### run.sh
#!/bin/bash
# the make line also repeats each setting of config.mk as NAME=value (left out here)
make -C /OpenROAD-flow-scripts/flow DESIGN_CONFIG=/design/flow/config.mk WORK_HOME=/design/flow/orfs CLKGATE_MAP_FILE= finish
### config.mk
export PLATFORM = sky130hd
export DESIGN_NAME = can_node
export DESIGN_NICKNAME = can_node
export VERILOG_FILES = /design/flow/design.v
export SDC_FILE = /design/flow/constraint.sdc
export NUM_CORES = 4
export LEC_CHECK = 0
export ABC_AREA = 1
export CAP_MARGIN = 20
export CORE_MARGIN = 2
export CORE_UTILIZATION = 72
export CTS_CLUSTER_SIZE = 10
export PLACE_DENSITY = 0.38
export SETUP_SLACK_MARGIN = 1.15
export SLEW_MARGIN = 20
export TNS_END_PERCENT = 20
### constraint.sdc
create_clock -name core_clock -period 4.87 [get_ports {clk}]
set_input_delay 0.9740 -clock core_clock [delete_from_list [all_inputs] [get_ports {clk}]]
set_output_delay 0.9740 -clock core_clock [all_outputs]
set_load 0.01 [all_outputs]
### design.v
`timescale 1ns / 1ps
module CAN_TX(
        input wire clk,
        input wire rst,
        input wire sig,  
        output reg can_tx, output reg rst_n,
        output reg led,
        output reg [14:0] crc_reg,          
        output reg [3:0] dlc,               
        output reg [10:0] id,
        output reg [3:0] current_state,
        output reg [15:0]bit_counter ,
        output reg [63:0] data,
        output reg send_frame, sending_frame,idle      
    );
parameter IDLE = 0, SOF = 1, ID_STATE = 2, RTR = 3, IDE = 4, R0 = 5, DLC_STATE = 6, 
          DATA_STATE = 7, CRC_STATE = 8, DEL1 = 9, ACK_STATE = 10, DEL2 = 11, EOF_STATE = 12;
          parameter DEBOUNCE_MAX = 100000;  
          reg [16:0] debounce_counter;
          reg btn1_stable;
          reg btn1_last;
always @(posedge clk) begin
              if (sig != btn1_last) begin
                  debounce_counter <= DEBOUNCE_MAX;
              end else if (debounce_counter > 0) begin
                  debounce_counter <= debounce_counter - 1;
              end else begin
                  btn1_stable <= sig;
              end
              btn1_last <= sig;  
          end
wire SOF_BIT = 1'b0;
reg [3:0] next_state;
always @(posedge clk)
begin
  if (rst) begin
        rst_n <= 1'b0;
        led <= 1'b0;
        data <= 64'b0;
        id <= 11'b0;
        send_frame <= 1'b0;
        dlc <= 4'b0;
  end
  else if (sig) begin
        rst_n <= 1'b1;
        data <= 64'hAABBCCDDEEFF0001;
        id <= 11'b10000000001;
        send_frame <= 1'b1;
         led <= 1'b1;
        dlc[3:0] <=4'b1000;
    end        
    else begin
        rst_n <= 1'b0;
         led <= 1'b0;
        data <= 64'b0;  
        send_frame <= 1'b0;
     end   
end 
always @ (posedge clk) begin: STATE_MEMORY
    if (rst)
        current_state <= IDLE;
    else if (!send_frame)
        current_state <= IDLE;
    else if (send_frame)
        current_state <= next_state;
end	
always @(*) 
begin: NEXT_STATE_LOGIC
    case (current_state)
        IDLE: 
                next_state = SOF;
        SOF: 
            if (send_frame && !idle)
                next_state = ID_STATE;
            else 
                next_state = SOF;
        ID_STATE: 
            if (sending_frame && bit_counter == 11)begin 
                next_state = RTR; 
                end
            else 
                next_state = ID_STATE;
        RTR: 
            if (sending_frame) 
                next_state = IDE; 
            else 
                next_state = RTR;
        IDE: 
            if (sending_frame) 
                next_state = R0; 
            else 
                next_state = IDE;
        R0:
            if (sending_frame) 
                next_state = DLC_STATE; 
            else 
                next_state = R0;
        DLC_STATE: 
            if (sending_frame && bit_counter == 4) 
                next_state = DATA_STATE; 
            else 
                next_state = DLC_STATE;
        DATA_STATE: 
            if (sending_frame && bit_counter == (dlc * 8)) 
                next_state = CRC_STATE; 
            else 
                next_state = DATA_STATE;
        CRC_STATE: 
            if (sending_frame && bit_counter == 15) 
                next_state = DEL1; 
            else 
                next_state = CRC_STATE;
        DEL1:
            if (sending_frame) 
                next_state = ACK_STATE; 
            else 
                next_state = DEL1;        
        ACK_STATE: 
            if (sending_frame) 
                next_state = DEL2; 
            else 
                next_state = ACK_STATE;
        DEL2:
            if (sending_frame) 
                next_state = EOF_STATE; 
            else 
                next_state = DEL2;
        EOF_STATE: 
            if (sending_frame && bit_counter == 6) begin
                next_state = IDLE; 
                end
            else 
                next_state = EOF_STATE;
        default: 
            next_state = IDLE;
    endcase
end	
always @ (posedge clk) 
begin: OUTPUT_LOGIC
    if (rst) begin
        can_tx <= 1'b1;
        sending_frame <= 1'b0;
        bit_counter <= 0;
        crc_reg <= 15'b0;
        idle <= 1'b1;
    end else if (!rst_n) begin
        can_tx <= 1'b1;          
        sending_frame <= 1'b0;
        bit_counter <= 0;
        crc_reg <= 15'b0;
    end else begin
        case (current_state)
            IDLE: 
                if (send_frame && !sending_frame && idle) begin
                    sending_frame <= 1'b1;
                    idle<=1'b0;
                    can_tx <= SOF_BIT;    
                     end else begin
                        can_tx <= 1'b1;        
                end
            SOF: begin 
               can_tx <= id[10 - bit_counter];
               bit_counter <= bit_counter + 1;
            end
            ID_STATE: 
              begin
                can_tx <= id[10 - bit_counter];   
                bit_counter <= bit_counter + 1;
                if (bit_counter == 11) begin
                    can_tx <= 1'b0;
                    bit_counter <= 0;
                end        
              end
            RTR: 
              begin
                    can_tx <= 1'b0;
            end
            IDE: 
            begin
                can_tx <= 1'b0;   
            end
            R0:
              begin
                can_tx <= dlc[3 - bit_counter];
                 bit_counter <= bit_counter + 1;
            end
            DLC_STATE:
               begin
                can_tx <= dlc[3 - bit_counter];   
                bit_counter <= bit_counter + 1;
                if (bit_counter == 4) begin
                    bit_counter <= 1;
                    can_tx <= data[63];
                end  
            end
            DATA_STATE:  
              begin
                can_tx <= (bit_counter <= 63) ? data[63-bit_counter] : 1'b0;   
                bit_counter <= bit_counter + 1;
                if (bit_counter == (dlc * 8))
                    bit_counter <= 0;
            end
            CRC_STATE: 
            begin
                bit_counter <= bit_counter + 1;
                if (bit_counter == 15)
                    bit_counter <= 0;
            end
            DEL1:  
             begin
                can_tx <= 1'b1; 
            end
            ACK_STATE: 
                can_tx <= 1'b1;   
            DEL2:
            begin
                can_tx <= 1'b1;  
            end
            EOF_STATE:  
            begin
                can_tx <= 1'b1;   
                bit_counter <= bit_counter + 1;
                if (bit_counter == 6) begin
                    bit_counter <= 0;
                    sending_frame <= 0;
                    idle <=1'b1;
                end
            end
            default:
            can_tx <=1;
        endcase
  end  
end
function [14:0] nextCRC;
    input new_bit;
    input [14:0] crc_in;
    begin
        nextCRC[14] = crc_in[13] ^ new_bit;
        nextCRC[13] = crc_in[12] ^ crc_in[14] ^ new_bit;
        nextCRC[12] = crc_in[11];
        nextCRC[11] = crc_in[10] ^ crc_in[14] ^ new_bit;
        nextCRC[10] = crc_in[9];
        nextCRC[9]  = crc_in[8]  ^ crc_in[14] ^ new_bit;
        nextCRC[8]  = crc_in[7];
        nextCRC[7]  = crc_in[6];
        nextCRC[6]  = crc_in[5]  ^ crc_in[14] ^ new_bit;
        nextCRC[5]  = crc_in[4];
        nextCRC[4]  = crc_in[3]  ^ crc_in[14] ^ new_bit;
        nextCRC[3]  = crc_in[2];
        nextCRC[2]  = crc_in[1];
        nextCRC[1]  = crc_in[0]  ^ crc_in[14] ^ new_bit;
        nextCRC[0]  = new_bit;
    end
endfunction
endmodule
`timescale 1ns / 1ps
module CAN_RX (
    input wire clk,
    input wire rst,
    input wire can_rx_buf, 
    output reg SOF_detected,
    output reg receiving_frame,
    output reg can_rx,
    output reg [10:0] id_rx,     
    output reg [3:0] dlc_rx,     
    output reg [63:0] crc_rx,
    output reg [63:0] data_rx,   
    output reg [3:0] current_state,
    output reg [31:0] state_ascii,
    output reg red,
    output reg green,
    output reg blue,
    output reg debug_led,
    output reg [15:0]bit_counter, 
    output reg frame_valid  
);
    reg [14:0] crc_reg;
    reg rtr;
    reg r0;
    reg sof;
    reg [4:0] next_state;
    reg rst_n;
    parameter IDLE = 0, SOF = 1, ID_STATE = 2, RTR = 3, IDE = 4, R0 = 5, DLC_STATE = 6, 
              DATA_STATE = 7, CRC_STATE = 8, DEL1 = 9, ACK_STATE = 10, DEL2=11, EOF_STATE = 12;
    reg [3:0] data_length;
always @(*) begin
        case (current_state)
            IDLE:       state_ascii = "IDLE";  
            SOF:        state_ascii = "SOF ";  
            ID_STATE:   state_ascii = "ID  ";  
            RTR:        state_ascii = "RTR ";  
            IDE:        state_ascii = "IDE ";  
            R0:         state_ascii = "R0  ";  
            DLC_STATE:  state_ascii = "DLC ";  
            DATA_STATE: state_ascii = "DATA";  
            CRC_STATE:  state_ascii = "CRC ";  
            DEL1:       state_ascii = "DEL1";  
            ACK_STATE:  state_ascii = "ACK ";  
            DEL2:       state_ascii = "DEL2";  
            EOF_STATE:  state_ascii = "EOF ";  
            default:    state_ascii = "UNK ";  
        endcase
    end
always @(posedge clk)
begin   
    if (rst) begin
    SOF_detected <= 0;
    receiving_frame <= 0;
    end
    else begin
    if (current_state == IDLE && !can_rx && !SOF_detected)begin
    SOF_detected <=1;
    receiving_frame <= 1'b1;
    end
    else begin
    if (current_state != IDLE && SOF_detected)
    SOF_detected <=1;
    end
    if (current_state == EOF_STATE && bit_counter==6 && SOF_detected)
    SOF_detected <=0;
    end
end    
always @(posedge clk)
begin   
    if (rst) begin
        current_state <= IDLE;
    end
    else if (receiving_frame) begin       
        current_state <= next_state;
    end        
    else begin
        current_state <= IDLE;
     end
end      
    always @(*) begin
        can_rx = can_rx_buf; 
    end
    always @(*)
    begin: NEXT_STATE_LOGIC
        case (current_state)
            IDLE: 
                if (SOF_detected)
                    next_state = ID_STATE; 
                else 
                    next_state = IDLE;
            SOF: 
                if (bit_counter == 1) 
                    next_state = ID_STATE; 
                else 
                    next_state = SOF;
            ID_STATE: 
                if (frame_valid && bit_counter == 10) 
                    next_state = RTR; 
                else 
                    next_state = ID_STATE;
            RTR: 
                if (frame_valid)
                    next_state = IDE; 
                else 
                    next_state = RTR;
            IDE: 
                if (frame_valid) 
                    next_state = R0; 
                else 
                    next_state = IDE;
            R0:
                if (frame_valid) 
                    next_state = DLC_STATE; 
                else 
                    next_state = R0;
            DLC_STATE: 
                if (frame_valid && bit_counter == 3) 
                    next_state = DATA_STATE; 
                else 
                    next_state = DLC_STATE;
            DATA_STATE: 
                if (frame_valid && bit_counter == (data_length * 8)) 
                    next_state = CRC_STATE; 
                else 
                    next_state = DATA_STATE;
            CRC_STATE: 
                if (frame_valid && bit_counter == 14) 
                    next_state = DEL1; 
                else 
                    next_state = CRC_STATE;
            DEL1: 
                if (frame_valid) 
                    next_state = ACK_STATE; 
                else 
                    next_state = DEL1;        
            ACK_STATE: 
                if (frame_valid)
                    next_state = DEL2; 
                else 
                    next_state = ACK_STATE;
            DEL2: 
                if (frame_valid) 
                    next_state = EOF_STATE; 
                else 
                    next_state = DEL2;        
            EOF_STATE: 
                if (frame_valid && bit_counter == 6) 
                    next_state = IDLE; 
                else 
                    next_state = EOF_STATE;
            default: 
                next_state = IDLE;
        endcase 
    end	
always @(posedge clk)
begin
  if (rst) begin
    frame_valid <= 1'b0;
    debug_led <= 1'b0;
    id_rx <= 11'b0;
    dlc_rx <= 4'b0;
    data_rx <= 64'b0;
    crc_rx <= 64'b0;
    bit_counter <= 0;
    red <= 1'b0;
    green <= 1'b0;
    blue <= 1'b0;
    data_length = 4'b0;
  end
  else
  case (current_state)
  IDLE: begin
             if (receiving_frame && !frame_valid) begin
                 frame_valid <= 1'b1;
                 debug_led <= 1'b0;
                 id_rx[10 - bit_counter] <= can_rx;   
                 bit_counter <= bit_counter + 1;
                end else begin
                end 
                end
  SOF: begin
                            red <= 1'b1;
                            green <= 1'b0; 
                            blue <= 1'b1;  
                   id_rx[10 - bit_counter] <= can_rx;          
                   bit_counter <= bit_counter + 1;  
                end
  ID_STATE:  begin
                    id_rx[10 - bit_counter] <= can_rx;
                    bit_counter <= bit_counter + 1;
                    if (bit_counter == 10) begin
                        bit_counter <= 0;
                    end
                end
   RTR:   begin
                end
                IDE:   begin                           
                end
                R0:   begin                        
                end
  DLC_STATE: begin 
                    case (bit_counter)
                        0: dlc_rx[3] <= can_rx;   
                        1: dlc_rx[2] <= can_rx;
                        2: dlc_rx[1] <= can_rx;
                        3: dlc_rx[0] <= can_rx;   
                    endcase
                    bit_counter <= bit_counter + 1;
                    if (bit_counter == 3) begin
                        bit_counter <= 1;
                        red <= 1'b1;
                         green <= 1'b1; 
                         blue <= 1'b0;  
                    end
                end
                DATA_STATE:  begin
                    case (dlc_rx)
                                    4'b0000: data_length = 0;        
                                    4'b0001: data_length = 1;        
                                    4'b0010: data_length = 2;       
                                    4'b0011: data_length = 3;       
                                    4'b0100: data_length = 4;       
                                    4'b0101: data_length = 5;       
                                    4'b0110: data_length = 6;       
                                    4'b0111: data_length = 7;       
                                    4'b1000: data_length = 8;       
                           default: data_length = 0;     
                     endcase
                    if (((data_length*8))-bit_counter <= 63)
                    data_rx[((data_length*8))-bit_counter] <= can_rx;
                    bit_counter <= bit_counter + 1;
                    if (bit_counter == (data_length * 8) ) begin
                        bit_counter <= 0;
                        red <= 1'b1;
                            green <= 1'b0; 
                            blue <= 1'b0;  
                    end
                end
                CRC_STATE:  begin
                    crc_rx[bit_counter] <= can_rx;
                    bit_counter <= bit_counter + 1;
                    if (bit_counter == 14) begin
                        bit_counter <= 0;
                    end
                end
                DEL1:  begin
                end
                ACK_STATE:   begin
                end
                DEL2:  begin
                   red <= 1'b1;
                   green <= 1'b0; 
                   blue <= 1'b0;  
                end
                EOF_STATE:  begin
                    if (can_rx == 1'b1)    
                    bit_counter <= bit_counter + 1;
                    if (bit_counter == 4) begin
                        id_rx <= 11'b00000000000;
                        dlc_rx <= 4'b0000;
                    end      
                    if (bit_counter == 6) begin
                        bit_counter <= 0;
                        frame_valid <= 1'b0;   
                        debug_led <= 1'b1;
                        red <= 1'b0;
                        green <= 1'b1; 
                        blue <= 1'b1;
                    end
   end
   endcase                 
end   
endmodule
module can_node (
    input  wire        clk,
    input  wire        rst,
    input  wire        tx_sig,
    output wire        tx_can_tx,
    output wire        tx_rst_n,
    output wire        tx_led,
    output wire [14:0] tx_crc_reg,
    output wire [3:0]  tx_dlc,
    output wire [10:0] tx_id,
    output wire [3:0]  tx_current_state,
    output wire [15:0] tx_bit_counter,
    output wire [63:0] tx_data,
    output wire        tx_send_frame,
    output wire        tx_sending_frame,
    output wire        tx_idle,
    input  wire        rx_can_rx_buf,
    output wire        rx_SOF_detected,
    output wire        rx_receiving_frame,
    output wire        rx_can_rx,
    output wire [10:0] rx_id_rx,
    output wire [3:0]  rx_dlc_rx,
    output wire [63:0] rx_crc_rx,
    output wire [63:0] rx_data_rx,
    output wire [3:0]  rx_current_state,
    output wire [31:0] rx_state_ascii,
    output wire        rx_red,
    output wire        rx_green,
    output wire        rx_blue,
    output wire        rx_debug_led,
    output wire [15:0] rx_bit_counter,
    output wire        rx_frame_valid
);
    CAN_TX u_tx (
        .clk(clk), .rst(rst), .sig(tx_sig),
        .can_tx(tx_can_tx), .rst_n(tx_rst_n), .led(tx_led),
        .crc_reg(tx_crc_reg), .dlc(tx_dlc), .id(tx_id),
        .current_state(tx_current_state), .bit_counter(tx_bit_counter),
        .data(tx_data), .send_frame(tx_send_frame),
        .sending_frame(tx_sending_frame), .idle(tx_idle)
    );
    CAN_RX u_rx (
        .clk(clk), .rst(rst), .can_rx_buf(rx_can_rx_buf),
        .SOF_detected(rx_SOF_detected), .receiving_frame(rx_receiving_frame),
        .can_rx(rx_can_rx), .id_rx(rx_id_rx), .dlc_rx(rx_dlc_rx),
        .crc_rx(rx_crc_rx), .data_rx(rx_data_rx),
        .current_state(rx_current_state), .state_ascii(rx_state_ascii),
        .red(rx_red), .green(rx_green), .blue(rx_blue),
        .debug_led(rx_debug_led), .bit_counter(rx_bit_counter),
        .frame_valid(rx_frame_valid)
    );
endmodule
==> flow_summary.yaml, run 1 <==
# yosys + openroad results
run_status:
  run_status: "stopped before the end"
  haltStage: "5_1_grt"
yosys:
  xor_area_frac: 0.02376
  synthCells: 2369
  top_cell_area_share: 0.2998
  avgSynthCellArea_um2: 6.314
  synthTopCellsByCount: "518 x nand2_1, 335 x nor2_1, 265 x inv_1"
  ys.flop_type: "dfxtp_1"
  muxShareOfSynthArea: 0
  synthTopLogicFamily: "simple AND/OR/NAND/NOR gates"
  synth_area_um2: 14960
  synth.most_common_cell: "nand2_1"
  ys_cells: 2369
  seq_area_frac_synth: 0.2998
  synthArstFlopShare: 0
  ys.flops: 224
  top_area_cell: "dfxtp_1"
  top_cells_by_area: "dfxtp_1 30%, nand2_1 13%, nor2_1 8.4%"
  edf_count: 0
  ys_sh_simple: 0.3986
  ys_chip_area_um2: 14960
  yosysWarnings: 2
  aoi_share: 0.1046
  adder_share: 0.02342
  synthDistinctLibCells: 65
placed_design:
  dp.cells: 2795
  dpl_cell_area_um2: 17200
  pre_cts_slack_ps: 463.5
  gp_congestion: 1.128
  portBuffers: 263
  place_hpwl_um: 34430
clocking:
  cts_buffers: 26
  cts-root-buf: "clkbuf_16"
  htree_num_levels: 1
  clkSinkCount: 224
  clockBufferDepth: 3
floorplanning:
  fp_util: 0.7369
  dieArea_um2: 21940
  rows: 52
  io_pins: 327
  core-area_um2: 20300
  die_h_um: 148.1
  die_width_um: 148.1
timing repair:
item                                    CTS
hold buffers                              0
gates resized                            59
endpoints found under the setup margin   77
pin swaps                                18
setup buffers                            19
==> run 2: changes to the inputs <==
ABC_AREA = not set   (was 1)
CORE_UTILIZATION = 66   (was 72)
CTS_CLUSTER_DIAMETER = 50   (was not set)
CTS_CLUSTER_SIZE = not set   (was 10)
PLACE_DENSITY = not set   (was 0.38)
SETUP_SLACK_MARGIN = not set   (was 1.15)
TNS_END_PERCENT = 5   (was 20)
clock period = 3.64 ns   (was 4.87 ns; I/O delays follow)
==> run 2 against run 1 <==
The layout now fails its checks (negative setup slack). Synthesized cell count decreased by 24%. Synthesized area decreased by 8.5%. Die area decreased by 0.20%.
==> flow_summary.yaml, run 2 <==
# synthesis and place-and-route metrics
global_route:
  antenna_found_initial: 3
  gr-total-overflow: 0
  grt_use_total: 0.4498
  grt_first_pass_wirelength_um: 80250
  grt_pass1_vias: 15070
  grt_max_degree: 112
yosys:
  seq_area_frac_synth: 0.3277
  synthCells: 1796
  synth.most_common_cell: "nand2_1"
  synthDistinctLibCells: 90
  xor_area_frac: 0.05303
  adder_share: 0.02642
  ys.flops: 224
  top_cell_area_share: 0.3277
  synthTopLogicFamily: "simple AND/OR/NAND/NOR gates"
  ys.flop_type: "dfxtp_1"
  edf_count: 0
  muxShareOfSynthArea: 0.03054
  yosysWarnings: 2
  synthTopCellsByCount: "241 x nand2_1, 224 x dfxtp_1, 163 x nor2_1"
  synth_area_um2: 13680
  ys_cells: 1796
  aoi_share: 0.1780
  top_cells_by_area: "dfxtp_1 33%, nand2_1 6.6%, buf_4 5.9%"
  synthArstFlopShare: 0
  ys_chip_area_um2: 13680
  ys_sh_simple: 0.2815
  avgSynthCellArea_um2: 7.619
  top_area_cell: "dfxtp_1"
worst_hold_path:
  min_from: "u_rx.crc_rx[43]"
  min_delay_path_depth: 2
  whs_endpoint: "u_rx.crc_rx[43]"
  hold_class: "reg2reg"
worst_setup_path:
  crit_required_ps: 4090
  crit_path_max_fanout: 7
  cpPeakStageDelay_ps: 820
  start_kind: "flop"
  r2r_setup_slack_ps: -1460
  endpoint_kind: "flop"
  critPathKind: "reg2reg"
  cp.depth: 18
  startpoint: "u_rx.dlc_rx[0]"
  endpoint: "u_rx.data_rx[58]"
  rr_endpoint: "u_rx.data_rx[58]"
  critical_path_arrival_ps: 5550
  worstPathCellList: "nor4b_4 -> ha_4 -> buf_4 -> a21oi_1 -> nand2_1 -> o221ai_2 -> nor3_4 -> or4b_4 -> nor3_2 -> o211a_1 -> ha_4 -> nor4bb_4 -> a32oi_4 -> buf_6 -> nor4_2 -> buf_4 -> nand3_1 -> a21oi_1"
  crit_slowest_cell: "nor4_2"
  cp.buffers_inverters: 3
  reg2regPathDepth: 18
  cp_top_family: "simple AND/OR/NAND/NOR gates"
  rr_startpoint: "u_rx.dlc_rx[0]"
detailed_routing:
  routed-via-count: 16950
  first_pass_iters: 13
  viasPerCell: 7.010
  drc: 0
  post_drt_wl_per_cell_um: 24.68
  ant_nets: 0
  drt_iter0_drc: 3418
  wl_um: 59670
pwr:
  seq_power_share: 0.377
  pwr.group.clock_mw: 2.46
  p_sw_frac: 0.3405
  intPower_mw: 4.364
  power_density_nw_per_um2: 356.1
  fin_total_pwr_mw: 6.617
  power_leakage_nw: 7.120
  pwr-share-comb: 0.251
  ir_drop_uv: 379.5
  p_sw_mw: 2.253
  pg_comb_mw: 1.66
  clockPowerShare: 0.372
  maxPowerGroup: "sequential cells"
  powerSeq_mw: 2.49
clocking:
  cts_tree: "built"
  clockBufferDepth: 3
  path_clk_slew_ps: 70
  worstSkewPairLatency_ps: 550
  clkSinkCount: 224
  cts_buffers: 25
  htree_num_levels: 1
  cts-root-buf: "clkbuf_16"
cells_and_area:
  fin_nets: 2163
  fin_util: 0.9156
  fin_cells: 2418
  area_growth_pct: 35.81
  nFillCells: 823
floorplanning:
  die_width_um: 148.0
  die_h_um: 148.0
  core-area_um2: 20300
  fp_util: 0.6741
  rows: 52
  io_pins: 327
  dieArea_um2: 21900
run_status:
  run_status: "complete, but fails checks"
  violatedChecks: "negative setup slack"
job:
  timing.max_cap.violations: 0
  warnings: 52
placed_design:
  gp_congestion: 0.9826
  dp.cells: 2360
  place_hpwl_um: 32960
  portBuffers: 263
timing:
  fmaxAchievable_ghz: 0.1959
  rsz0062_at_grt: "true"
  worst_slew_pin_slew_ps: 1283
  fin_crit_ps: 5103
  period_used_share: 1.402
  slew_headroom: 0.1429
  slew_viol_final: 0
  setup_viol: 75
  worst_slack_ps: -1463
  hold_viol_final: 0
  fin_setup_tns_ps: -63160
  final.setup_skew_ps: 26.29
-- run 2: final cells by class --
type | instances | area [um2] | area share
clock inverter | 10 | 95.09 | 0.005116
antenna | 2 | 5.005 | 0.0002693
clock buffer | 32 | 661.9 | 0.03561
sequential | 224 | 4499 | 0.2421
tap | 270 | 337.8 | 0.01818
timing repair buffer | 460 | 4228 | 0.2275
multi-input combinational | 1380 | 8603 | 0.4629
inverter | 40 | 155.1 | 0.008348
-- run 2: repair_timing --
action | CTS | global route
endpoints found under the setup margin | 75 | 90
hold buffers | 0 | 0
cloned | 0 | 0
buffers inserted | 8 | 6
pin swaps | 34 | 18
gates resized | 57 | 40
-- run 2: per-layer routing --
layer  global-route usage  vias to the layer above  wire length, um
met3               0.1191                      684             8661
li1                     -                     6850                -
met2               0.7521                     1835            25840
met5                    0                        -                0
met1               0.5153                     7580            19190
met4               0.2714                        0             5984
-- run 2: per-stage QoR --
step / worst slack [ps] / hold slack (ps) / instance area [um2]
after floorplan: -694.5 / 447.8 / 14040
after global placement: -618.5 / 440.4 / 17180
after detailed placement: -787.7 / 446.9 / 17180
after CTS: -612.2 / 454.1 / 18320
after global routing: -1501 / 480.2 / 18580
final: -1463 / 461.9 / 18590
==> run 3: changes to the inputs <==
ABC_AREA = 1   (was not set)
CORE_UTILIZATION = 68   (was 66)
CTS_CLUSTER_DIAMETER = 230   (was 50)
CTS_CLUSTER_SIZE = 22   (was not set)
PLACE_DENSITY = 0.8   (was not set)
TNS_END_PERCENT = not set   (was 5)
clock period = 2.46 ns   (was 3.64 ns; I/O delays follow)
==> run 3 against run 2 <==
The flow now stops in 4_1_cts. Synthesized area grew 9.3%. Die area grew 5.9%. Synthesized cell count rose by 32%.
==> flow_summary.yaml, run 3 <==
# yosys + openroad results
yosys:
  ys_cells: 2369
  edf_count: 0
  synth.most_common_cell: "nand2_1"
  ys_sh_simple: 0.3986
  top_cell_area_share: 0.2998
  synthTopCellsByCount: "518 x nand2_1, 335 x nor2_1, 265 x inv_1"
  muxShareOfSynthArea: 0
  xor_area_frac: 0.02376
  ys_chip_area_um2: 14960
  synthTopLogicFamily: "simple AND/OR/NAND/NOR gates"
  top_cells_by_area: "dfxtp_1 30%, nand2_1 13%, nor2_1 8.4%"
  synthDistinctLibCells: 65
  synth_area_um2: 14960
  seq_area_frac_synth: 0.2998
  synthCells: 2369
  synthArstFlopShare: 0
  top_area_cell: "dfxtp_1"
  ys.flop_type: "dfxtp_1"
  adder_share: 0.02342
  aoi_share: 0.1046
  yosysWarnings: 2
  ys.flops: 224
  avgSynthCellArea_um2: 6.314
placed_design:
  place_hpwl_um: 43690
  gp_congestion: 1.186
  dpl_cell_area_um2: 20150
  portBuffers: 263
  dp.cells: 3105
floorplanning:
  io_pins: 327
  die_width_um: 152.3
  rows: 54
  dieArea_um2: 23200
  fp_util: 0.6897
  core-area_um2: 21690
  die_h_um: 152.3
run_status:
  run_status: "stopped before the end"
  error_message: "[ERROR DPL-0038] Utilization greater than 100%, impossible to legalize"
  haltStage: "4_1_cts"
## run 3: stage by stage
stage | TNS [ps] | utilization | total power, mW | setup slack, ps
global placement | -135040 | 0.9291 | 9.879 | -1242
floorplan | -82390 | - | 7.583 | -993.9
detailed placement | -179610 | 0.9291 | 10.18 | -1657
==> run 4: changes to the inputs <==
CORE_UTILIZATION = 72   (was 68)
SLEW_MARGIN = 5   (was 20)
clock period = 2.45 ns   (was 2.46 ns; I/O delays follow)
==> run 4 against run 3 <==
The flow stops in 3_5_place_dp. Die area shrank 5.4%. Synthesized area is the same. Synthesized cell count is the same.
==> flow_summary.yaml, run 4 <==
# yosys + openroad results
yosys:
  synth.most_common_cell: "nand2_1"
  ys.flops: 224
  synthCells: 2369
  yosysWarnings: 2
  xor_area_frac: 0.02376
  avgSynthCellArea_um2: 6.314
  synthArstFlopShare: 0
  ys.flop_type: "dfxtp_1"
  adder_share: 0.02342
  top_area_cell: "dfxtp_1"
  synth_area_um2: 14960
  top_cell_area_share: 0.2998
  aoi_share: 0.1046
  seq_area_frac_synth: 0.2998
  ys_cells: 2369
  edf_count: 0
  ys_sh_simple: 0.3986
  synthTopLogicFamily: "simple AND/OR/NAND/NOR gates"
  synthDistinctLibCells: 65
  synthTopCellsByCount: "518 x nand2_1, 335 x nor2_1, 265 x inv_1"
  ys_chip_area_um2: 14960
  muxShareOfSynthArea: 0
  top_cells_by_area: "dfxtp_1 30%, nand2_1 13%, nor2_1 8.4%"
placed_design:
  portBuffers: 263
  gp_congestion: 1.126
floorplanning:
  dieArea_um2: 21940
  core-area_um2: 20300
  io_pins: 327
  fp_util: 0.7369
  rows: 52
  die_width_um: 148.1
  die_h_um: 148.1
run_status:
  error_message: "[ERROR DPL-0033] detailed placement checks failed during check placement."
  haltStage: "3_5_place_dp"
  run_status: "stopped before the end"
## run 4: per-stage QoR
step | area, um2 | power (mW) | setup WS, ps
global placement | 20100 | 9.812 | -1230
floorplan | 15730 | 7.614 | -1004
==> run 5: changes to the inputs <==
ABC_AREA = 0   (was 1)
CORE_ASPECT_RATIO = 1.13   (was not set)
CORE_MARGIN = 9   (was 2)
CORE_UTILIZATION = 64   (was 72)
CTS_CLUSTER_DIAMETER = 182   (was 230)
CTS_CLUSTER_SIZE = not set   (was 22)
PLACE_DENSITY = 0.49   (was 0.8)
SETUP_SLACK_MARGIN = 0.89   (was not set)
SLEW_MARGIN = 20   (was 5)
clock period = 4.4 ns   (was 2.45 ns; I/O delays follow)
==> run 5 against run 4 <==
Now fails the layout checks on negative setup slack. Synthesized area shrank 8.5%. Synthesized cell count decreased by 24%. Die area is 23% higher.
==> flow_summary.yaml, run 5 <==
# synthesis and place-and-route metrics
worst_setup_path:
  r2r_setup_slack_ps: -590
  cp.depth: 14
  startpoint: "u_rx.bit_counter[5]"
  critical_path_arrival_ps: 5360
  rr_startpoint: "u_rx.bit_counter[5]"
  endpoint_kind: "flop"
  cp.buffers_inverters: 1
  reg2regPathDepth: 14
  cp_top_family: "simple AND/OR/NAND/NOR gates"
  crit_slowest_cell: "nor3_1"
  endpoint: "u_rx.id_rx[6]"
  rr_endpoint: "u_rx.id_rx[6]"
  crit_required_ps: 4770
  start_kind: "flop"
  critPathKind: "reg2reg"
  cpPeakStageDelay_ps: 620
  worstPathCellList: "buf_4 -> nor4_2 -> nand3_1 -> nor3_1 -> o221a_4 -> and3_1 -> ha_1 -> or3b_1 -> o32ai_2 -> o21ai_1 -> or3_1 -> or2_1 -> o211ai_1 -> a21oi_1"
  crit_path_max_fanout: 16
yosys:
  ys_sh_simple: 0.2815
  synthTopCellsByCount: "241 x nand2_1, 224 x dfxtp_1, 163 x nor2_1"
  yosysWarnings: 2
  edf_count: 0
  xor_area_frac: 0.05303
  seq_area_frac_synth: 0.3277
  top_cell_area_share: 0.3277
  avgSynthCellArea_um2: 7.619
  synthArstFlopShare: 0
  synthDistinctLibCells: 90
  synthTopLogicFamily: "simple AND/OR/NAND/NOR gates"
  ys_chip_area_um2: 13680
  synth.most_common_cell: "nand2_1"
  ys_cells: 1796
  adder_share: 0.02642
  aoi_share: 0.1780
  synth_area_um2: 13680
  synthCells: 1796
  muxShareOfSynthArea: 0.03054
  ys.flop_type: "dfxtp_1"
  top_area_cell: "dfxtp_1"
  ys.flops: 224
  top_cells_by_area: "dfxtp_1 33%, nand2_1 6.6%, buf_4 5.9%"
floorplanning:
  io_pins: 327
  rows: 56
  die_h_um: 173.4
  dieArea_um2: 26980
  core-area_um2: 20880
  fp_util: 0.6554
  die_width_um: 155.6
timing:
  setup_viol: 53
  slew_headroom: 0.1979
  final.setup_skew_ps: 24.41
  worst_slack_ps: -585.6
  period_used_share: 1.133
  rsz0062_at_grt: "true"
  slew_viol_final: 0
  fin_crit_ps: 4986
  hold_ws_ps: 454.5
  worst_slew_pin_slew_ps: 1203
  fmaxAchievable_ghz: 0.2006
  hold_viol_final: 0
clocking:
  path_clk_slew_ps: 60
  clockBufferDepth: 3
  cts_tree: "built"
  cts-root-buf: "clkbuf_16"
  cts_buffers: 23
  clkSinkCount: 224
  worstSkewPairLatency_ps: 540
  htree_num_levels: 1
global_route:
  grt_max_degree: 113
  antenna_found_initial: 1
  grt_pass1_vias: 14730
  gr-total-overflow: 0
  grt_use_total: 0.3790
  grt_first_pass_wirelength_um: 83100
detailed_routing:
  post_drt_wl_per_cell_um: 25.86
  n_antenna_cell: 0
  ant_nets: 0
  drt_iter0_drc: 2936
  wl_um: 59980
  drc: 0
  routed-via-count: 16110
  viasPerCell: 6.948
  first_pass_iters: 13
pwr:
  ir_drop_uv: 326.1
  maxPowerGroup: "sequential cells"
  p_sw_frac: 0.3413
  intPower_mw: 3.660
  pwr.group.clock_mw: 2.05
  clockPowerShare: 0.369
  power_density_nw_per_um2: 303.8
  power_leakage_nw: 6.733
  powerSeq_mw: 2.06
  pg_comb_mw: 1.45
  pwr-share-comb: 0.261
  p_sw_mw: 1.896
  seq_power_share: 0.370
placed_design:
  dpl_cell_area_um2: 16480
  portBuffers: 263
  dp.cells: 2246
  place_hpwl_um: 35010
  gp_congestion: 0.9900
worst_hold_path:
  hold_class: "reg2reg"
  min_delay_path_depth: 2
  whs_endpoint: "u_rx.crc_rx[2]"
  min_from: "u_rx.crc_rx[2]"
cells_and_area:
  fin_cells: 2319
  area_growth_pct: 33.62
  comb_area_um2: 8940
  flop_area_um2: 4501
  final_area_um2: 18290
  fin_nets: 2075
  nFillCells: 1055
run_status:
  run_status: "complete, but fails checks"
  violatedChecks: "negative setup slack"
job:
  warnings: 53
  timing.max_cap.violations: 0
==> run 5: per-layer routing <==
metal / track usage / up-vias / wire (um)
li1: - / 6650 / -
met1: 0.4140 / 7290 / 19150
met2: 0.6228 / 1597 / 26600
met5: 0 / - / 0
met3: 0.1147 / 576 / 8833
met4: 0.2497 / 0 / 5395
==> run 5: layout make-up <==
cell class | instances | share of cell area
flip-flops and latches | 224 | 0.2461
clock buffers | 30 | 0.03565
well taps | 261 | 0.01786
clock inverters | 10 | 0.006637
inverters | 40 | 0.008485
repair buffers | 374 | 0.1963
multi-input cells | 1380 | 0.4889
==> run 5: timing repair <==
action / CTS / global route
resized: 88 / 60
hold buffers: 0 / 0
gates cloned: 2 / 0
pin swaps: 33 / 20
endpoints found under the setup margin: 108 / 134
setup buffers: 22 / 9
hold endpoints to repair: 0 / 0
==> run 5: stage by stage <==
step                utilization  setup WS (ps)  power, mW  setup TNS [ps]
floorplan                     -          67.04      2.860               0
global placement         0.7894          69.95      3.100               0
detailed placement       0.7894         -26.59      3.121          -87.63
CTS                      0.8579          140.2      5.258               0
global route             0.8757         -836.5      5.651          -14630
finish                   0.8757         -585.6      5.556           -9733
==> run 6: changes to the inputs <==
ABC_AREA = 1   (was 0)
CORE_ASPECT_RATIO = not set   (was 1.13)
CORE_MARGIN = 2   (was 9)
CORE_UTILIZATION = 68   (was 64)
CTS_CLUSTER_DIAMETER = not set   (was 182)
PLACE_DENSITY = 0.38   (was 0.49)
SETUP_SLACK_MARGIN = not set   (was 0.89)
TNS_END_PERCENT = 20   (was not set)
clock period = 5.46 ns   (was 4.4 ns; I/O delays follow)
==> run 6 against run 5 <==
Now clean on timing, DRC and antenna. First-iteration DRC count decreased by 20%. Largest power group is now combinational cells. Clock skew decreased by 15 ps. Critical path type unchanged. Largest cell class unchanged. Non-clock buffer count decreased by 93. Highest routed layer unchanged. Combinational power increased by 43%.
==> flow_summary.yaml, run 6 <==
# synthesis and place-and-route metrics
run_status:
  run_status: "no timing/DRC/antenna violations"
clocking:
  cts_hold_buf: 0
  cts_buffers: 25
  cts_setup_buffers: 0
  clockBufferDepth: 3
  clkSinkCount: 224
  htree_num_levels: 1
  path_clk_slew_ps: 60
  worstSkewPairLatency_ps: 540
  cts-resized-gates: 0
  cts-root-buf: "clkbuf_16"
  cts_tree: "built"
pwr:
  intPower_mw: 3.312
  p_sw_frac: 0.4177
  seq_power_share: 0.300
  powerSeq_mw: 1.71
  clockPowerShare: 0.334
  ir_drop_uv: 345.1
  power_density_nw_per_um2: 314.3
  pwr.group.clock_mw: 1.90
  maxPowerGroup: "combinational cells"
  power_leakage_nw: 7.853
  p_sw_mw: 2.376
  pwr-share-comb: 0.366
  pg_comb_mw: 2.08
timing:
  period_used_share: 0.8601
  fin_setup_tns_ps: 0
  rsz0062_at_grt: "false"
  slew_viol_final: 0
  worst_slew_pin_slew_ps: 1067
  hold_ws_ps: 452.2
  slew_headroom: 0.2884
  setup_viol: 0
  fin_crit_ps: 4696
  hold_viol_final: 0
  fmaxAchievable_ghz: 0.2129
  final.setup_skew_ps: 9.105
cells_and_area:
  fin_util: 0.8344
  area_growth_pct: 20.98
  fin_cells: 2847
  nFillCells: 1377
  flop_area_um2: 4486
  fin_nets: 2581
  comb_area_um2: 8479
global_route:
  grt_pass1_vias: 16480
  grt_max_degree: 91
  grt_use_total: 0.4198
  grt_first_pass_wirelength_um: 82130
  antenna_found_initial: 0
  gr-total-overflow: 0
worst_setup_path:
  startpoint: "u_rx.bit_counter[0]"
  critPathKind: "reg2reg"
  crit_required_ps: 5940
  cp.depth: 22
  crit_slowest_cell: "dfxtp_1"
  reg2regPathDepth: 22
  cp.buffers_inverters: 5
  endpoint: "u_rx.data_rx[6]"
  worstPathCellList: "inv_2 -> ha_1 -> nor2_1 -> buf_4 -> inv_1 -> nor2_2 -> nand3_1 -> nor2_2 -> nand3_4 -> xor2_2 -> inv_2 -> nand3_1 -> nand2_1 -> inv_1 -> nand2_1 -> nor2_4 -> nand4_2 -> nor2_1 -> nand4_1 -> nand2_1 -> nand2_1 -> nor2_1"
  r2r_setup_slack_ps: 760
  crit_top_cell: "nand2_1"
  endpoint_kind: "flop"
  rr_startpoint: "u_rx.bit_counter[0]"
  start_kind: "flop"
  critical_path_arrival_ps: 5170
  rr_endpoint: "u_rx.data_rx[6]"
  cp_top_family: "simple AND/OR/NAND/NOR gates"
  cpPeakStageDelay_ps: 670
  crit_path_max_fanout: 12
placed_design:
  portBuffers: 263
  place_hpwl_um: 34830
  gp_congestion: 1.006
  dp.cells: 2802
yosys:
  synthCells: 2369
  top_area_cell: "dfxtp_1"
  synthDistinctLibCells: 65
  adder_share: 0.02342
  top_cell_area_share: 0.2998
  synthTopLogicFamily: "simple AND/OR/NAND/NOR gates"
  ys_cells: 2369
  top_cells_by_area: "dfxtp_1 30%, nand2_1 13%, nor2_1 8.4%"
  synth_area_um2: 14960
  synthArstFlopShare: 0
  synthTopCellsByCount: "518 x nand2_1, 335 x nor2_1, 265 x inv_1"
  ys.flop_type: "dfxtp_1"
  ys_chip_area_um2: 14960
  ys.flops: 224
  edf_count: 0
  synth.most_common_cell: "nand2_1"
  ys_sh_simple: 0.3986
  xor_area_frac: 0.02376
  yosysWarnings: 2
  muxShareOfSynthArea: 0
  avgSynthCellArea_um2: 6.314
  seq_area_frac_synth: 0.2998
  aoi_share: 0.1046
worst_hold_path:
  min_delay_path_depth: 2
  min_from: "u_rx.data_rx[50]"
  hold_class: "reg2reg"
  whs_endpoint: "u_rx.data_rx[50]"
job:
  timing.max_cap.violations: 0
  warnings: 46
detailed_routing:
  wl_um: 51560
  n_antenna_cell: 0
  post_drt_wl_per_cell_um: 18.11
  drc: 0
  routed-via-count: 17480
  ant_nets: 0
  first_pass_iters: 9
  viasPerCell: 6.139
  drt_iter0_drc: 2344
floorplanning:
  io_pins: 327
  die_width_um: 152.3
  dieArea_um2: 23200
  rows: 54
  die_h_um: 152.3
  core-area_um2: 21690
  fp_util: 0.6897
## run 6: layout make-up
cell class	instances	area share
clock buffers	28	0.03630
clock inverters	17	0.01404
inverters	295	0.06133
multi-input cells	1722	0.4686
flip-flops and latches	224	0.2479
well taps	280	0.01936
repair buffers	281	0.1525
## run 6: per-layer routing
| metal | track usage | share of wire |
|---|---|---|
| met5 | 0 | 0 |
| met4 | 0.2230 | 0.061 |
| met1 | 0.5079 | 0.36 |
| met2 | 0.7012 | 0.46 |
| met3 | 0.09016 | 0.12 |
## run 6: stage by stage
stage	power, mW	cell area [um2]	worst slack (ps)
2_1_floorplan	3.266	15190	1707
5_1_grt	5.917	18100	378.8
3_5_place_dp	3.703	17180	913.0
3_3_place_gp	3.656	17180	993.0
4_1_cts	5.567	18090	851.1
6_report	5.688	18100	763.8
==> run 7: changes to the inputs <==
ABC_AREA = not set   (was 1)
CORE_UTILIZATION = 21   (was 68)
PLACE_DENSITY = not set   (was 0.38)
TNS_END_PERCENT = not set   (was 20)
clock period = 11.0 ns   (was 5.46 ns; I/O delays follow)
==> run 7 against run 6 <==
Critical path type unchanged. Synthesized cell count down 24%. Sequential share of layout area increased by 1.0 points. Still clean on timing, DRC and antenna. Maximum frequency shrank 16%. Via count decreased by 24%. Non-clock buffer count is the same. Count of clock-buffer cells in the layout increased by 5. First-iteration DRC count down 59%. Highest routed layer unchanged. Sequential power shrank 52%. Critical endpoint is now u_rx.data_rx[10]. Combinational power down 82%. Routed wire length fell by 3.5%. Clock power is 53% lower. Global-route usage is 28 points lower.
==> flow_summary.yaml, run 7 <==
# synthesis and place-and-route metrics
timing:
  period_used_share: 0.5065
  worst_slack_ps: 5428
  slew_headroom: 0.3098
  setup_viol: 0
  final.setup_skew_ps: 21.26
  fin_crit_ps: 5572
  worst_slew_pin_slew_ps: 1034
  hold_viol_final: 0
  fin_setup_tns_ps: 0
  fmaxAchievable_ghz: 0.1795
  rsz0062_at_grt: "false"
  slew_viol_final: 0
floorplanning:
  core-area_um2: 64460
  rows: 93
  dieArea_um2: 67220
  die_h_um: 259.3
  fp_util: 0.2123
  die_width_um: 259.3
  io_pins: 327
yosys:
  avgSynthCellArea_um2: 7.619
  adder_share: 0.02642
  edf_count: 0
  synthTopLogicFamily: "simple AND/OR/NAND/NOR gates"
  top_cell_area_share: 0.3277
  synthDistinctLibCells: 90
  aoi_share: 0.1780
  synth_area_um2: 13680
  ys_chip_area_um2: 13680
  ys.flops: 224
  synthArstFlopShare: 0
  yosysWarnings: 2
  synthCells: 1796
  ys_sh_simple: 0.2815
  synth.most_common_cell: "nand2_1"
  muxShareOfSynthArea: 0.03054
  synthTopCellsByCount: "241 x nand2_1, 224 x dfxtp_1, 163 x nor2_1"
  top_area_cell: "dfxtp_1"
  xor_area_frac: 0.05303
  ys.flop_type: "dfxtp_1"
  seq_area_frac_synth: 0.3277
  ys_cells: 1796
  top_cells_by_area: "dfxtp_1 33%, nand2_1 6.6%, buf_4 5.9%"
global_route:
  grt_max_degree: 76
  gr-total-overflow: 0
  grtUsageMet3: 0.04569
  grt_pass1_vias: 12070
  grtUsageMet1: 0.1816
  grt_use_total: 0.1404
  grt_first_pass_wirelength_um: 74350
  busiest_layer: "met2"
  grt.met2_usage: 0.2239
  antenna_found_initial: 0
worst_setup_path:
  cpPeakStageDelay_ps: 890
  startpoint: "u_rx.bit_counter[0]"
  crit_path_max_fanout: 24
  crit_slowest_cell: "dfxtp_1"
  cp.buffers_inverters: 2
  crit_required_ps: 11410
  rr_startpoint: "u_rx.bit_counter[0]"
  endpoint: "u_rx.data_rx[10]"
  cp_top_family: "simple AND/OR/NAND/NOR gates"
  worstPathCellList: "inv_1 -> ha_1 -> nor2b_1 -> maj3_2 -> xnor2_1 -> nand2_1 -> or4b_1 -> nor3_1 -> o211a_1 -> ha_1 -> nor4bb_1 -> a32oi_1 -> buf_4 -> or4_1 -> o21ai_2 -> a21oi_1"
  reg2regPathDepth: 16
  rr_endpoint: "u_rx.data_rx[10]"
  critPathKind: "reg2reg"
  cp.depth: 16
  endpoint_kind: "flop"
  crit_top_cell: "ha_1"
  critical_path_arrival_ps: 5990
  r2r_setup_slack_ps: 5430
  start_kind: "flop"
clocking:
  htree_num_levels: 1
  path_clk_slew_ps: 70
  clockBufferDepth: 3
  cts_setup_buffers: 0
  cts_buffers: 27
  cts-root-buf: "clkbuf_16"
  cts_hold_buf: 0
  cts_tree: "built"
  cts-resized-gates: 0
  clkSinkCount: 224
  worstSkewPairLatency_ps: 570
cells_and_area:
  fin_nets: 1986
  nFillCells: 6971
  comb_area_um2: 8049
  flop_area_um2: 4484
  area_growth_pct: 27.06
pwr:
  power_leakage_nw: 6.150
  powerSeq_mw: 0.826
  power_density_nw_per_um2: 119.9
  pg_comb_mw: 0.371
  ir_drop_uv: 112.4
  intPower_mw: 1.418
  pwr.group.clock_mw: 0.889
  clockPowerShare: 0.426
  p_sw_mw: 0.6673
  p_sw_frac: 0.3200
  pwr-share-comb: 0.178
  seq_power_share: 0.396
  fin_total_pwr_mw: 2.086
  maxPowerGroup: "clock"
worst_hold_path:
  min_delay_path_depth: 2
  min_from: "u_rx.crc_rx[46]"
  whs_endpoint: "u_rx.crc_rx[46]"
  hold_class: "reg2reg"
job:
  warnings: 44
  timing.max_cap.violations: 0
placed_design:
  gp_congestion: 0.8954
  portBuffers: 263
  pre_cts_slack_ps: 5457
  place_hpwl_um: 36790
detailed_routing:
  ant_nets: 0
  drc: 0
  viasPerCell: 4.689
  first_pass_iters: 5
  post_drt_wl_per_cell_um: 17.57
  drt_iter0_drc: 972
  wl_um: 49750
  routed-via-count: 13270
run_status:
  run_status: "no timing/DRC/antenna violations"
==> run 7: through the flow <==
stage | instance area [um2] | instances | utilization | hold slack, ps
after floorplan | 13910 | 1857 | - | 447.8
after global placement | 16500 | 2779 | 0.2559 | 445.5
after detailed placement | 16500 | 2779 | 0.2559 | 446.9
after CTS | 17370 | 2829 | 0.2695 | 457.5
after global routing | 17390 | 2830 | 0.2697 | 475.8
final | 17390 | 2831 | 0.2697 | 455.2
==> run 7: metal layers <==
layer	vias up	routed length, um
met4	0	1279
met3	70	4575
met1	6252	21560
met2	469	22330
met5	-	0
li1	6483	-
==> run 7: layout make-up <==
class | instances | area share
clock inverters | 17 | 0.007699
well taps | 855 | 0.06152
repair buffers | 281 | 0.1587
inverters | 40 | 0.008635
diodes | 1 | 0.0001439
flip-flops and latches | 224 | 0.2579
clock buffers | 33 | 0.04246
multi-input cells | 1380 | 0.4629
==> run 8: changes to the inputs <==
ABC_AREA = 1   (was not set)
CAP_MARGIN = 35   (was 20)
CORE_ASPECT_RATIO = 0.54   (was not set)
CORE_UTILIZATION = 42   (was 21)
GPL_ROUTABILITY_DRIVEN = 1   (was not set)
MAX_ROUTING_LAYER = met4   (was not set)
MIN_ROUTING_LAYER = met2   (was not set)
SETUP_SLACK_MARGIN = 1.13   (was not set)
clock period = 7.0 ns   (was 11.0 ns; I/O delays follow)
==> run 8 against run 7 <==
The flow now stops in 5_1_grt. Die area down 45%. Synthesized cell count up 32%. Synthesized area up 9.3%.
==> flow_summary.yaml, run 8 <==
# yosys + openroad results
placed_design:
  place_hpwl_um: 44160
  portBuffers: 263
  gp_congestion: 1.095
  pre_cts_slack_ps: 1803
global_route:
  gr-total-overflow: 35
  grt_use_total: 0.5881
floorplanning:
  core-area_um2: 34850
  die_h_um: 142.7
  dieArea_um2: 37210
  rows: 50
  io_pins: 327
  fp_util: 0.4293
  die_width_um: 260.8
yosys:
  top_cells_by_area: "dfxtp_1 30%, nand2_1 13%, nor2_1 8.4%"
  ys.flops: 224
  top_area_cell: "dfxtp_1"
  edf_count: 0
  synthArstFlopShare: 0
  ys_sh_simple: 0.3986
  ys_chip_area_um2: 14960
  synthDistinctLibCells: 65
  synthCells: 2369
  synth.most_common_cell: "nand2_1"
  yosysWarnings: 2
  seq_area_frac_synth: 0.2998
  adder_share: 0.02342
  avgSynthCellArea_um2: 6.314
  ys.flop_type: "dfxtp_1"
  synth_area_um2: 14960
  synthTopCellsByCount: "518 x nand2_1, 335 x nor2_1, 265 x inv_1"
  aoi_share: 0.1046
  ys_cells: 2369
  top_cell_area_share: 0.2998
  xor_area_frac: 0.02376
  muxShareOfSynthArea: 0
  synthTopLogicFamily: "simple AND/OR/NAND/NOR gates"
run_status:
  haltStage: "5_1_grt"
  error_message: "[ERROR GRT-0116] Global routing finished with congestion. Check the congestion regions in the DRC Viewer."
  run_status: "stopped before the end"
clocking:
  cts_setup_buffers: 0
  clkSinkCount: 224
  cts_hold_buf: 0
  cts-root-buf: "clkbuf_16"
  htree_num_levels: 1
  cts-resized-gates: 0
  clockBufferDepth: 3
  cts_buffers: 24
[run 8: metal layers]
metal	overflow	track usage
met4	0	0.1771
met2	1	0.6076
met5	-	-
met1	-	-
met3	34	0.8058
[run 8: per-stage QoR]
step	power (mW)	instances	hold slack [ps]	utilization	instance area (um2)
floorplan	2.548	2430	445.9	-	15190
global placement	2.989	2986	434.3	0.4990	17390
detailed placement	3.004	2990	444.7	0.5004	17440
CTS	4.414	3034	455.4	0.5249	18290
==> run 9: changes to the inputs <==
ABC_AREA = not set   (was 1)
CAP_MARGIN = 20   (was 35)
CORE_ASPECT_RATIO = not set   (was 0.54)
CORE_UTILIZATION = 68   (was 42)
CTS_CLUSTER_DIAMETER = 321   (was not set)
GPL_ROUTABILITY_DRIVEN = not set   (was 1)
MAX_ROUTING_LAYER = not set   (was met4)
MIN_ROUTING_LAYER = not set   (was met2)
SETUP_SLACK_MARGIN = not set   (was 1.13)
TNS_END_PERCENT = 5   (was not set)
clock period = 4.18 ns   (was 7.0 ns; I/O delays follow)
==> run 9 against run 8 <==
Now fails the layout checks on negative setup slack. Die area down 43%. Synthesized cell count is 24% lower. Synthesized area down 8.5%.
==> flow_summary.yaml, run 9 <==
# synthesis and place-and-route metrics
pwr:
  seq_power_share: 0.377
  pg_comb_mw: 1.27
  intPower_mw: 3.911
  power_density_nw_per_um2: 323.7
  powerSeq_mw: 2.17
  ir_drop_uv: 306.7
  power_leakage_nw: 6.693
  maxPowerGroup: "clock"
  pwr.group.clock_mw: 2.32
  p_sw_mw: 1.852
  fin_total_pwr_mw: 5.764
  clockPowerShare: 0.403
  p_sw_frac: 0.3214
  pwr-share-comb: 0.221
yosys:
  ys.flops: 224
  muxShareOfSynthArea: 0.03054
  yosysWarnings: 2
  ys_sh_simple: 0.2815
  adder_share: 0.02642
  synthTopLogicFamily: "simple AND/OR/NAND/NOR gates"
  seq_area_frac_synth: 0.3277
  synthDistinctLibCells: 90
  synthArstFlopShare: 0
  top_cells_by_area: "dfxtp_1 33%, nand2_1 6.6%, buf_4 5.9%"
  ys.flop_type: "dfxtp_1"
  synth_area_um2: 13680
  top_cell_area_share: 0.3277
  ys_cells: 1796
  top_area_cell: "dfxtp_1"
  synth.most_common_cell: "nand2_1"
  avgSynthCellArea_um2: 7.619
  synthCells: 1796
  edf_count: 0
  synthTopCellsByCount: "241 x nand2_1, 224 x dfxtp_1, 163 x nor2_1"
  xor_area_frac: 0.05303
  ys_chip_area_um2: 13680
  aoi_share: 0.1780
detailed_routing:
  routed-via-count: 16280
  viasPerCell: 6.985
  drt_iter0_drc: 2868
  post_drt_wl_per_cell_um: 23.77
  n_antenna_cell: 0
  first_pass_iters: 13
  ant_nets: 0
  drc: 0
  wl_um: 55410
timing:
  setup_viol: 71
  slew_headroom: 0.1102
  worst_slew_pin_slew_ps: 1325
  final.setup_skew_ps: 22.78
  hold_viol_final: 0
  slew_viol_final: 0
  rsz0062_at_grt: "true"
  fin_crit_ps: 4851
  worst_slack_ps: -671.1
  fmaxAchievable_ghz: 0.2061
  hold_ws_ps: 455.3
  fin_setup_tns_ps: -12230
  period_used_share: 1.161
global_route:
  grt_first_pass_wirelength_um: 79220
  grt.met2_usage: 0.7585
  grtUsageMet1: 0.5244
  gr-total-overflow: 0
  grtUsageMet3: 0.1025
  grt_use_total: 0.4505
  busiest_layer: "met2"
  grt_max_degree: 99
  antenna_found_initial: 1
  grt_pass1_vias: 14680
clocking:
  cts_tree: "built"
  cts-root-buf: "clkbuf_16"
  worstSkewPairLatency_ps: 540
  htree_num_levels: 1
  clkSinkCount: 224
  path_clk_slew_ps: 70
  clockBufferDepth: 3
  cts_hold_buf: 0
  cts_buffers: 24
floorplanning:
  rows: 51
  core-area_um2: 19590
  dieArea_um2: 21280
  io_pins: 327
  die_width_um: 145.9
  die_h_um: 145.9
  fp_util: 0.6985
worst_setup_path:
  cp.depth: 16
  endpoint: "u_rx.data_rx[34]"
  endpoint_kind: "flop"
  rr_endpoint: "u_rx.data_rx[34]"
  startpoint: "u_rx.dlc_rx[3]"
  cp_top_family: "simple AND/OR/NAND/NOR gates"
  r2r_setup_slack_ps: -670
  rr_startpoint: "u_rx.dlc_rx[3]"
  crit_slowest_cell: "o21ai_1"
  critPathKind: "reg2reg"
  cp.buffers_inverters: 2
  cpPeakStageDelay_ps: 640
  crit_path_max_fanout: 8
  critical_path_arrival_ps: 5230
  crit_top_cell: "ha_4"
  crit_required_ps: 4550
  worstPathCellList: "buf_6 -> nor2b_4 -> ha_4 -> nand2_1 -> o211a_4 -> or4b_4 -> a211o_1 -> nor3_2 -> o211a_1 -> ha_4 -> nor4bb_4 -> a32oi_2 -> buf_4 -> or4_4 -> o21ai_1 -> a21oi_2"
  reg2regPathDepth: 16
  start_kind: "flop"
placed_design:
  place_hpwl_um: 32930
  portBuffers: 263
  gp_congestion: 0.9954
  dpl_cell_area_um2: 16550
  pre_cts_slack_ps: -309.5
  dp.cells: 2280
job:
  timing.max_cap.violations: 0
  warnings: 49
worst_hold_path:
  min_delay_path_depth: 2
  hold_class: "reg2reg"
  whs_endpoint: "u_rx.crc_rx[62]"
  min_from: "u_rx.crc_rx[62]"
cells_and_area:
  nFillCells: 850
  fin_cells: 2331
  fin_nets: 2081
  final_area_um2: 17800
  area_growth_pct: 30.11
  fin_util: 0.9089
run_status:
  violatedChecks: "negative setup slack"
  run_status: "complete, but fails checks"
## run 9: metal layers
metal | routed length (um) | share of wire | vias up
li1 | - | - | 6685
met1 | 17980 | 0.32 | 7345
met2 | 24540 | 0.44 | 1712
met3 | 7650 | 0.14 | 537
met4 | 5190 | 0.094 | 4
met5 | 53 | 0.00096 | -
## run 9: timing repair
item                                    4_1_cts  5_1_grt
buffers inserted                              1        4
gates cloned                                  0        3
pin swaps                                    18       21
resized                                      29       41
endpoints found under the setup margin       58       65
## run 9: layout make-up
class / instances / area [um2] / share of cell area
well taps: 265 / 331.6 / 0.01862
flip-flops and latches: 224 / 4496 / 0.2525
inverters: 40 / 155.1 / 0.008714
clock inverters: 10 / 140.1 / 0.007871
repair buffers: 377 / 3531 / 0.1983
multi-input cells: 1382 / 8436 / 0.4738
clock buffers: 33 / 715.7 / 0.04020
==> run 10: changes to the inputs <==
ABC_AREA = 1   (was not set)
CORE_UTILIZATION = 72   (was 68)
CTS_CLUSTER_DIAMETER = not set   (was 321)
CTS_CLUSTER_SIZE = 22   (was not set)
PLACE_DENSITY = 0.8   (was not set)
TNS_END_PERCENT = not set   (was 5)
clock period = 3.34 ns   (was 4.18 ns; I/O delays follow)
==> run 10 against run 9 <==
The flow now stops in 4_1_cts. Synthesized cell count increased by 32%. Synthesized area increased by 9.3%. Die area increased by 3.1%.
==> flow_summary.yaml, run 10 <==
# yosys + openroad results
yosys:
  synthTopCellsByCount: "518 x nand2_1, 335 x nor2_1, 265 x inv_1"
  ys_cells: 2369
  adder_share: 0.02342
  synthArstFlopShare: 0
  synthCells: 2369
  avgSynthCellArea_um2: 6.314
  ys_chip_area_um2: 14960
  seq_area_frac_synth: 0.2998
  synthTopLogicFamily: "simple AND/OR/NAND/NOR gates"
  yosysWarnings: 2
  top_cell_area_share: 0.2998
  top_cells_by_area: "dfxtp_1 30%, nand2_1 13%, nor2_1 8.4%"
  top_area_cell: "dfxtp_1"
  ys.flop_type: "dfxtp_1"
  synth.most_common_cell: "nand2_1"
  edf_count: 0
  ys.flops: 224
  synth_area_um2: 14960
  synthDistinctLibCells: 65
  xor_area_frac: 0.02376
  muxShareOfSynthArea: 0
  aoi_share: 0.1046
  ys_sh_simple: 0.3986
floorplanning:
  fp_util: 0.7369
  dieArea_um2: 21940
  die_h_um: 148.1
  core-area_um2: 20300
  die_width_um: 148.1
  rows: 52
  io_pins: 327
run_status:
  error_message: "[ERROR DPL-0038] Utilization greater than 100%, impossible to legalize"
  haltStage: "4_1_cts"
  run_status: "stopped before the end"
placed_design:
  place_hpwl_um: 39760
  pre_cts_slack_ps: -694.0
  portBuffers: 263
  gp_congestion: 1.119
run 10: stage by stage:
stage          setup TNS (ps)  utilization  instance area (um2)  hold WS [ps]  instances
2_1_floorplan           -2982            -                15310         446.0       2430
3_3_place_gp           -19960       0.9189                18650         432.2       2970
3_5_place_dp           -40190       0.9189                18650         438.2       2970
==> run 11: changes to the inputs <==
ABC_AREA = 0   (was 1)
CAP_MARGIN = 15   (was 20)
CELL_PAD_IN_SITES_GLOBAL_PLACEMENT = 2   (was not set)
CORE_MARGIN = 3   (was 2)
CORE_UTILIZATION = 55   (was 72)
CTS_CLUSTER_DIAMETER = 339   (was not set)
CTS_CLUSTER_SIZE = not set   (was 22)
HOLD_SLACK_MARGIN = -0.1   (was not set)
MAX_ROUTING_LAYER = met4   (was not set)
PLACE_DENSITY = not set   (was 0.8)
SLEW_MARGIN = 35   (was 20)
TNS_END_PERCENT = 35   (was not set)
clock period = 2.76 ns   (was 3.34 ns; I/O delays follow)
==> run 11 against run 10 <==
The flow stops in 3_1_place_gp_skip_io. Die area up 22%. Synthesized cell count down 24%. Synthesized area down 8.5%.
==> flow_summary.yaml, run 11 <==
# yosys + openroad results
yosys:
  ys_sh_simple: 0.2815
  yosysWarnings: 2
  synth_area_um2: 13680
  top_cell_area_share: 0.3277
  ys.flop_type: "dfxtp_1"
  top_cells_by_area: "dfxtp_1 33%, nand2_1 6.6%, buf_4 5.9%"
  synthDistinctLibCells: 90
  top_area_cell: "dfxtp_1"
  xor_area_frac: 0.05303
  muxShareOfSynthArea: 0.03054
  synthArstFlopShare: 0
  adder_share: 0.02642
  synthTopCellsByCount: "241 x nand2_1, 224 x dfxtp_1, 163 x nor2_1"
  synthTopLogicFamily: "simple AND/OR/NAND/NOR gates"
  ys_cells: 1796
  seq_area_frac_synth: 0.3277
  synthCells: 1796
  avgSynthCellArea_um2: 7.619
  synth.most_common_cell: "nand2_1"
  ys.flops: 224
  edf_count: 0
  ys_chip_area_um2: 13680
  aoi_share: 0.1780
floorplanning:
  die_width_um: 163.7
  rows: 57
  dieArea_um2: 26810
  fp_util: 0.5610
  core-area_um2: 24390
  die_h_um: 163.7
run_status:
  error_message: "[ERROR GPL-0301] Utilization 111.214 % exceeds 100%."
  haltStage: "3_1_place_gp_skip_io"
  run_status: "stopped before the end"
==> run 12: changes to the inputs <==
CAP_MARGIN = 20   (was 15)
CELL_PAD_IN_SITES_GLOBAL_PLACEMENT = 0   (was 2)
CORE_UTILIZATION = 65   (was 55)
CTS_CLUSTER_DIAMETER = not set   (was 339)
HOLD_SLACK_MARGIN = not set   (was -0.1)
SLEW_MARGIN = 30   (was 35)
TNS_END_PERCENT = not set   (was 35)
clock period = 3.9 ns   (was 2.76 ns; I/O delays follow)
==> run 12 against run 11 <==
Now fails the layout checks on negative setup slack. Die area down 15%. Synthesized area unchanged. Synthesized cell count is the same.
==> flow_summary.yaml, run 12 <==
# synthesis and place-and-route metrics
placed_design:
  gp_congestion: 1.018
  portBuffers: 263
  place_hpwl_um: 33200
detailed_routing:
  wl_um: 52660
  first_pass_iters: 15
  routed-via-count: 15830
  drt_iter0_drc: 2275
  post_drt_wl_per_cell_um: 22.12
  ant_nets: 0
  drc: 0
  viasPerCell: 6.649
worst_hold_path:
  min_delay_path_depth: 2
  hold_class: "reg2reg"
  min_from: "u_rx.crc_rx[61]"
  whs_endpoint: "u_rx.crc_rx[61]"
timing:
  final.setup_skew_ps: 16.06
  period_used_share: 1.109
  fin_setup_tns_ps: -20890
  fin_crit_ps: 4326
  slew_headroom: 0.3644
  setup_viol: 66
  fmaxAchievable_ghz: 0.2312
  rsz0062_at_grt: "true"
  hold_viol_final: 0
  worst_slew_pin_slew_ps: 946.2
  slew_viol_final: 0
  worst_slack_ps: -425.7
worst_setup_path:
  crit_slowest_cell: "or4_4"
  worstPathCellList: "nor4b_4 -> ha_4 -> buf_4 -> a21oi_2 -> nor2_1 -> or4b_1 -> a211o_1 -> nor3_2 -> o211a_1 -> ha_4 -> nor4bb_2 -> a32oi_1 -> buf_4 -> or4_4 -> o21ai_2 -> a21oi_1"
  reg2regPathDepth: 16
  endpoint: "u_rx.data_rx[49]"
  cpPeakStageDelay_ps: 640
  startpoint: "u_rx.dlc_rx[2]"
  crit_required_ps: 4280
  cp.depth: 16
  rr_endpoint: "u_rx.data_rx[49]"
  endpoint_kind: "flop"
  critical_path_arrival_ps: 4700
  start_kind: "flop"
  r2r_setup_slack_ps: -430
  critPathKind: "reg2reg"
  rr_startpoint: "u_rx.dlc_rx[2]"
  cp.buffers_inverters: 2
  crit_path_max_fanout: 7
  cp_top_family: "simple AND/OR/NAND/NOR gates"
clocking:
  cts-root-buf: "clkbuf_16"
  path_clk_slew_ps: 60
  clockBufferDepth: 3
  cts_buffers: 23
  cts_tree: "built"
  worstSkewPairLatency_ps: 530
  clkSinkCount: 224
  htree_num_levels: 1
yosys:
  ys_cells: 1796
  edf_count: 0
  ys.flops: 224
  synthTopCellsByCount: "241 x nand2_1, 224 x dfxtp_1, 163 x nor2_1"
  adder_share: 0.02642
  synth_area_um2: 13680
  aoi_share: 0.1780
  synth.most_common_cell: "nand2_1"
  muxShareOfSynthArea: 0.03054
  xor_area_frac: 0.05303
  top_cell_area_share: 0.3277
  ys_sh_simple: 0.2815
  synthArstFlopShare: 0
  yosysWarnings: 2
  ys.flop_type: "dfxtp_1"
  synthCells: 1796
  top_area_cell: "dfxtp_1"
  top_cells_by_area: "dfxtp_1 33%, nand2_1 6.6%, buf_4 5.9%"
  avgSynthCellArea_um2: 7.619
  synthDistinctLibCells: 90
  ys_chip_area_um2: 13680
  synthTopLogicFamily: "simple AND/OR/NAND/NOR gates"
  seq_area_frac_synth: 0.3277
pwr:
  p_sw_frac: 0.3248
  p_sw_mw: 1.965
  clockPowerShare: 0.369
  intPower_mw: 4.086
  pwr-share-comb: 0.247
  pg_comb_mw: 1.49
  ir_drop_uv: 396.7
  seq_power_share: 0.384
  power_leakage_nw: 6.960
  power_density_nw_per_um2: 326.1
  powerSeq_mw: 2.33
  maxPowerGroup: "sequential cells"
  fin_total_pwr_mw: 6.052
  pwr.group.clock_mw: 2.23
cells_and_area:
  fin_nets: 2124
  area_growth_pct: 35.59
  nFillCells: 915
job:
  warnings: 53
  timing.max_cap.violations: 0
global_route:
  antenna_found_initial: 2
  grt_pass1_vias: 14440
  grt_use_total: 0.4289
  grt_max_degree: 112
  grt_first_pass_wirelength_um: 76820
  gr-total-overflow: 0
floorplanning:
  io_pins: 327
  dieArea_um2: 22830
  die_h_um: 151.1
  core-area_um2: 20430
  rows: 52
  die_width_um: 151.1
  fp_util: 0.6698
run_status:
  violatedChecks: "negative setup slack"
  run_status: "complete, but fails checks"
## run 12: stage by stage
step | hold slack [ps] | instances | setup WS (ps) | area [um2] | util
detailed placement | 446.3 | 2325 | -495.3 | 17010 | 0.8326
global placement | 440.8 | 2325 | -349.1 | 17010 | 0.8325
floorplan | 447.8 | 1857 | -433.0 | 14190 | -
global route | 475.8 | 2381 | -556.2 | 18560 | 0.9083
CTS | 454.7 | 2375 | -317.2 | 18160 | 0.8891
finish | 453.6 | 2381 | -425.7 | 18560 | 0.9083
## run 12: final cells by class
type                            instances  area [um2]  share of cell area
Multi-Input combinational cell       1380        8847              0.4768
Sequential cell                       224        4499              0.2425
Timing Repair Buffer                  423        3964              0.2136
Clock buffer                           36       674.4             0.03635
Tap cell                              270       337.8             0.01821
Inverter                               40       155.1            0.008361
Clock inverter                          6       72.57            0.003911
Antenna cell                            2       5.005           0.0002697
## run 12: routing by layer
metal  part of all wire  GRT usage  wire (um)  vias to the layer above
met5                  0          -          0                        -
met4              0.076     0.2298       4018                        0
met3               0.11    0.08887       5966                      393
met2               0.47     0.6914      24570                     1385
met1               0.34     0.5040      18110                     7298
li1                   -          -          -                     6756
## run 12: repair_timing
| action | 4_1_cts | 5_1_grt |
|---|---|---|
| gates cloned | 1 | 0 |
| gates resized | 61 | 72 |
| hold buffers | 0 | 0 |
| buffers inserted | 8 | 5 |
| endpoints found under the setup margin | 71 | 81 |
| pin swaps | 16 | 33 |
| endpoints found under the hold margin | 0 | 0 |
Power figures rest on the tool's default switching activity, not on a simulated workload.
